Setup of JK:
// chipmunk
module chipmunk
	#(parameter addrSize = 12)
	(input clk,
	 input reset,
	 input [addrSize-1:0] startPC,
	 input [7:0] dataBus,
	 output [7:0] dataBusWrite,
	 output reg [addrSize-1:0] addrBus,
	 output weMem,
	 output done);
For scale: ~1300 cells after synthesis, ~100 flip-flops, roughly 44 I/O pins.
clock: 2.65 ns
lec_check: 0
cap_margin: 30
core_margin: 2
core_utilization: 16
cts_cluster_size: 71
gpl_timing_driven: 1
hold_slack_margin: 0.15
max_routing_layer: met5
min_routing_layer: met2
place_density_lb_addon: 0.14
setup_slack_margin: 0.7
slew_margin: 10
tns_end_percent: 15
run.sh (not shown) runs the stock make flow with config.mk's settings and CLKGATE_MAP_FILE=.
JK finished every stage; the final checks, however, were not passed, the failures being negative setup slack.
For MS, these inputs were changed with respect to JK:
Settings: CTS_CLUSTER_DIAMETER newly set to 262; MAX_ROUTING_LAYER removed (was met5); PLACE_DENSITY_LB_ADDON removed (was 0.14); CAP_MARGIN changed from 30 to 20; SLEW_MARGIN changed from 10 to 20; HOLD_SLACK_MARGIN removed (was 0.15); CORE_UTILIZATION changed from 16 to 60; SETUP_SLACK_MARGIN removed (was 0.7); GPL_TIMING_DRIVEN removed (was 1); MIN_ROUTING_LAYER removed (was met2); CTS_CLUSTER_SIZE changed from 71 to 97; the clock period (ns, I/O delays scaled along) changed from 2.65 to 5.0.
### Flow results
- JK and MS: one clean run, MS; the rest did not finish clean.
- Status JK: flow complete, layout not clean - negative setup slack
- Summary of MS over JK: non-clock buffer share of cell area lost 15 points, met3 capacity usage during global routing dropped 24 points, die area now smaller.
- The via count reported for MS is lower than the one for JK.
- In MS, total wire length after detailed routing is lower than in JK.
- As of MS, maximum vdd drop had fallen by more than a quarter compared to JK.
- Compared with JK, MS shows final core utilization higher by 42 points.
- Compared with JK, in MS post-route total power now sits lower; initial antenna violation count rose 1.
For AL, these inputs were changed with respect to MS:
Settings: ABC_AREA newly set to 1; CAP_MARGIN changed from 20 to 0; PLACE_DENSITY newly set to 0.8; CORE_UTILIZATION changed from 60 to 47.
==> comparison <==
AL vs MS: area figure in the yosys stat output down by a few percent. Total vias in the final route grows by a little under 10% when moving from MS to AL. Number of global-route vias before repair for AL is higher than for MS. Between MS and AL, amount of wire on met3 after detailed routing is higher for AL, MS comes in under that. Going from MS to AL, cell total in the yosys stat output grows by 20%. MS -> AL: global-route wire length before repair increased by a few percent. Changes observed in AL relative to MS: worst setup margin went up 0.24 ns; clock network area share went up 0.45 points; non-clock buffer contribution to total cell area went down 1.2 points. Of the two values seen for slowest library cell on the worst path, fa_1 was produced by MS and ha_1 by AL. Between MS and AL, critical path buffer and inverter count is lower for MS, AL comes in above that. Going from MS to AL, the ratio of final minimum period to clock period was found to have gone down by 4.8 points.
Input changes introduced in TR (baseline for comparison: AL):
Settings: clearing ABC_AREA, which used to be 1; clearing TNS_END_PERCENT, which used to be 15; clearing PLACE_DENSITY, which used to be 0.8; clearing CTS_CLUSTER_DIAMETER, which used to be 262; swapping 0 for 20 in CAP_MARGIN; clearing CTS_CLUSTER_SIZE, which used to be 97; swapping 47 for 68 in CORE_UTILIZATION; swapping 5.0 for 5.97 in the clock period (ns, I/O delays scaled along).
==> results <==
TR: PASS, flow complete, no timing, DRC or antenna violations. Re relative contribution of the clock network to total power: AL was higher than TR. Slowest stage cell on the critical path = ha_1: AL; slowest stage cell on the critical path = nor3_1: TR. Note that the pin count of the biggest net entering global routing recorded for AL amounts to 0.821 times the value seen in TR. Sequential area share after synthesis in TR vs AL: down 0.94 points.
The following lists how PW was set up differently from TR:
Settings: a change of CORE_UTILIZATION from 68 to 40; an added SETUP_SLACK_MARGIN of 1.34; a change of the clock period (ns, I/O delays scaled along) from 5.97 to 4.69.
## What came out
- Per the comparison of PW with TR, sequential share of layout area has decreased; number of standard cells in the final layout excluding fillers has increased; share of power burned in combinational logic has increased; setup slack has decreased.
- Summary — hold slack, PW relative to TR: higher, by 0.012 ns.
- For TR, the type of the worst setup path was register to output pin, unlike PW, where it was register to register.

chipmunk again, from the RTL that the note above started with.
clock: 5.09 ns
lec_check: 0
abc_area: 1
cap_margin: 20
core_margin: 2
core_utilization: 24
cts_cluster_diameter: 44
cts_cluster_size: 73
hold_slack_margin: 0.1
max_routing_layer: met5
place_density: 0.42
setup_slack_margin: 1.11
slew_margin: 40
==> next run, changes <==
==> flow/config.mk (replaced) <==
export PLATFORM = sky130hd
export DESIGN_NAME = chipmunk
export DESIGN_NICKNAME = chipmunk
export VERILOG_FILES = /design/flow/design.v
export SDC_FILE = /design/flow/constraint.sdc
export NUM_CORES = 4
export LEC_CHECK = 0
export ABC_AREA = 1
export CAP_MARGIN = 0
export CORE_MARGIN = 2
export CORE_UTILIZATION = 66
export CTS_CLUSTER_DIAMETER = 44
export CTS_CLUSTER_SIZE = 78
export MAX_ROUTING_LAYER = met5
export PLACE_DENSITY_LB_ADDON = 0.2
export SLEW_MARGIN = 40
==> flow/constraint.sdc (replaced) <==
create_clock -name core_clock -period 3.82 [get_ports {clk}]
set_input_delay 0.7640 -clock core_clock [delete_from_list [all_inputs] [get_ports {clk}]]
set_output_delay 0.7640 -clock core_clock [all_outputs]
set_load 0.01 [all_outputs]
=> The changed run finished but failed the layout checks on negative setup slack. Sequential power climbs by a quarter to a third. Final area drops by a few percent. Power climbs by a quarter to a third. Sequential share of layout area climbs by 0.91 points. Global-route usage climbs by 28 points. Count of clock-buffer cells in the layout is unchanged. Utilization climbs by 51 points.
==> next run, changes <==
--- a/flow/config.mk
+++ b/flow/config.mk
@@ -9,8 +9,10 @@
 export CAP_MARGIN = 0
 export CORE_MARGIN = 2
-export CORE_UTILIZATION = 66
+export CORE_UTILIZATION = 24
 export CTS_CLUSTER_DIAMETER = 44
-export CTS_CLUSTER_SIZE = 78
-export MAX_ROUTING_LAYER = met5
-export PLACE_DENSITY_LB_ADDON = 0.2
+export CTS_CLUSTER_SIZE = 73
+export HOLD_SLACK_MARGIN = 0.1
+export MAX_ROUTING_LAYER = met4
+export PLACE_DENSITY = 0.35
+export SETUP_SLACK_MARGIN = 1.11
 export SLEW_MARGIN = 40
==> flow/constraint.sdc (replaced) <==
create_clock -name core_clock -period 5.09 [get_ports {clk}]
set_input_delay 1.0180 -clock core_clock [delete_from_list [all_inputs] [get_ports {clk}]]
set_output_delay 1.0180 -clock core_clock [all_outputs]
set_load 0.01 [all_outputs]
The changed run produced a clean layout.
Critical path depth is lower by 14.
Via count is lower by 9.8%.
Hold slack is about the same.
Cell area is higher by 5.0%.
Routed wire length is higher by 16%.
Synthesized cell count stays the same.
Cell count is higher by 19%.
Clock skew barely changes.
==> next run, changes <==
==> flow/config.mk (replaced) <==
export PLATFORM = sky130hd
export DESIGN_NAME = chipmunk
export DESIGN_NICKNAME = chipmunk
export VERILOG_FILES = /design/flow/design.v
export SDC_FILE = /design/flow/constraint.sdc
export NUM_CORES = 4
export LEC_CHECK = 0
export CAP_MARGIN = 0
export CORE_MARGIN = 2
export CORE_UTILIZATION = 66
export CTS_CLUSTER_DIAMETER = 44
export MAX_ROUTING_LAYER = met5
export SLEW_MARGIN = 40
==> flow/constraint.sdc (replaced) <==
create_clock -name core_clock -period 3.83 [get_ports {clk}]
set_input_delay 0.7660 -clock core_clock [delete_from_list [all_inputs] [get_ports {clk}]]
set_output_delay 0.7660 -clock core_clock [all_outputs]
set_load 0.01 [all_outputs]
This time the run ran to the end with violations: negative setup slack.
Worst setup slack gets worse by 1.8 ns.
Wire length drops by 17%.
Cell area climbs by 2.5%.
Synthesized cell count fell by 16%.
Core utilization grows by 54 points.
Power rises by 31%.

chipmunk again, from the RTL that the note above started with.
Settings: LEC_CHECK=0, CAP_MARGIN=20, CORE_MARGIN=2, CORE_UTILIZATION=24, CTS_CLUSTER_DIAMETER=174, CTS_CLUSTER_SIZE=98, HOLD_SLACK_MARGIN=0.1, MAX_ROUTING_LAYER=met5, PLACE_DENSITY=0.41, SETUP_SLACK_MARGIN=-0.55, SLEW_MARGIN=40; clock period 5.51 ns.
Then changed:
ABC_AREA = 1   (was default)
CORE_UTILIZATION = 64   (was 24)
CTS_CLUSTER_DIAMETER = default   (was 174)
CTS_CLUSTER_SIZE = default   (was 98)
HOLD_SLACK_MARGIN = default   (was 0.1)
MAX_ROUTING_LAYER = default   (was met5)
PLACE_DENSITY = default   (was 0.41)
SETUP_SLACK_MARGIN = default   (was -0.55)
SLEW_MARGIN = 20   (was 40)
clock period = 4.34 ns   (was 5.51 ns; I/O delays follow)
After rerunning:
- The new run completed without violations
- design area decreases by 5.9%
- cell count shrinks by 2.8%
- via count climbs by 15%
- synthesized area went down by 3.4%
- total power is higher by 26%
- clock skew came out lower by 8.5 ps
- routed wire length decreases by 12%
- synthesized cell count grows by 20%
Then changed:
ABC_AREA = default   (was 1)
CORE_UTILIZATION = 72   (was 64)
TNS_END_PERCENT = 20   (was default)
clock period = 4.53 ns   (was 4.34 ns; I/O delays follow)
Result: Non-clock buffer count went up by 30; via count went down by 5.1%; register-to-register slack is worse by 120 ps; design area went up by 5.4%.
Then changed:
CORE_UTILIZATION = 60   (was 72)
SETUP_SLACK_MARGIN = 1.05   (was default)
TNS_END_PERCENT = default   (was 20)
clock period = 3.84 ns   (was 4.53 ns; I/O delays follow)
After rerunning: The new run ran to the end with violations: negative setup slack. Sequential power grows by 17%. Power grows by 31%. Design area grows by 20%. Maximum frequency shrinks by 1.8%. Clock skew grows by 3.3 ps.

chipmunk again, from the RTL that the note above started with.
## chipmunk
module chipmunk
	#(parameter addrSize = 12)
	(input clk,
	 input reset,
	 input [addrSize-1:0] startPC,
	 input [7:0] dataBus,
	 output [7:0] dataBusWrite,
	 output reg [addrSize-1:0] addrBus,
	 output weMem,
	 output done);
clock: 5.09 ns
lec_check: 0
abc_area: 1
cap_margin: 20
core_margin: 2
core_utilization: 24
cts_cluster_diameter: 44
cts_cluster_size: 73
hold_slack_margin: 0.28
max_routing_layer: met5
place_density: 0.42
setup_slack_margin: 1.11
slew_margin: 40
Then changed:
- CORE_UTILIZATION: 24 -> 72
- CTS_CLUSTER_DIAMETER: 44 -> default
- HOLD_SLACK_MARGIN: 0.28 -> default
- MAX_ROUTING_LAYER: met5 -> default
- PLACE_DENSITY: 0.42 -> default
- SETUP_SLACK_MARGIN: 1.11 -> -0.3
- SLEW_MARGIN: 40 -> 20
- clock period: 5.09 -> 3.21 ns (I/O delays scaled with it)
What happened: Now the flow died in 5_1_grt. Synthesized area stays the same. Die size is lower by 66%. Synthesized cell count stays the same.
Power and IR drop assume default switching activity.
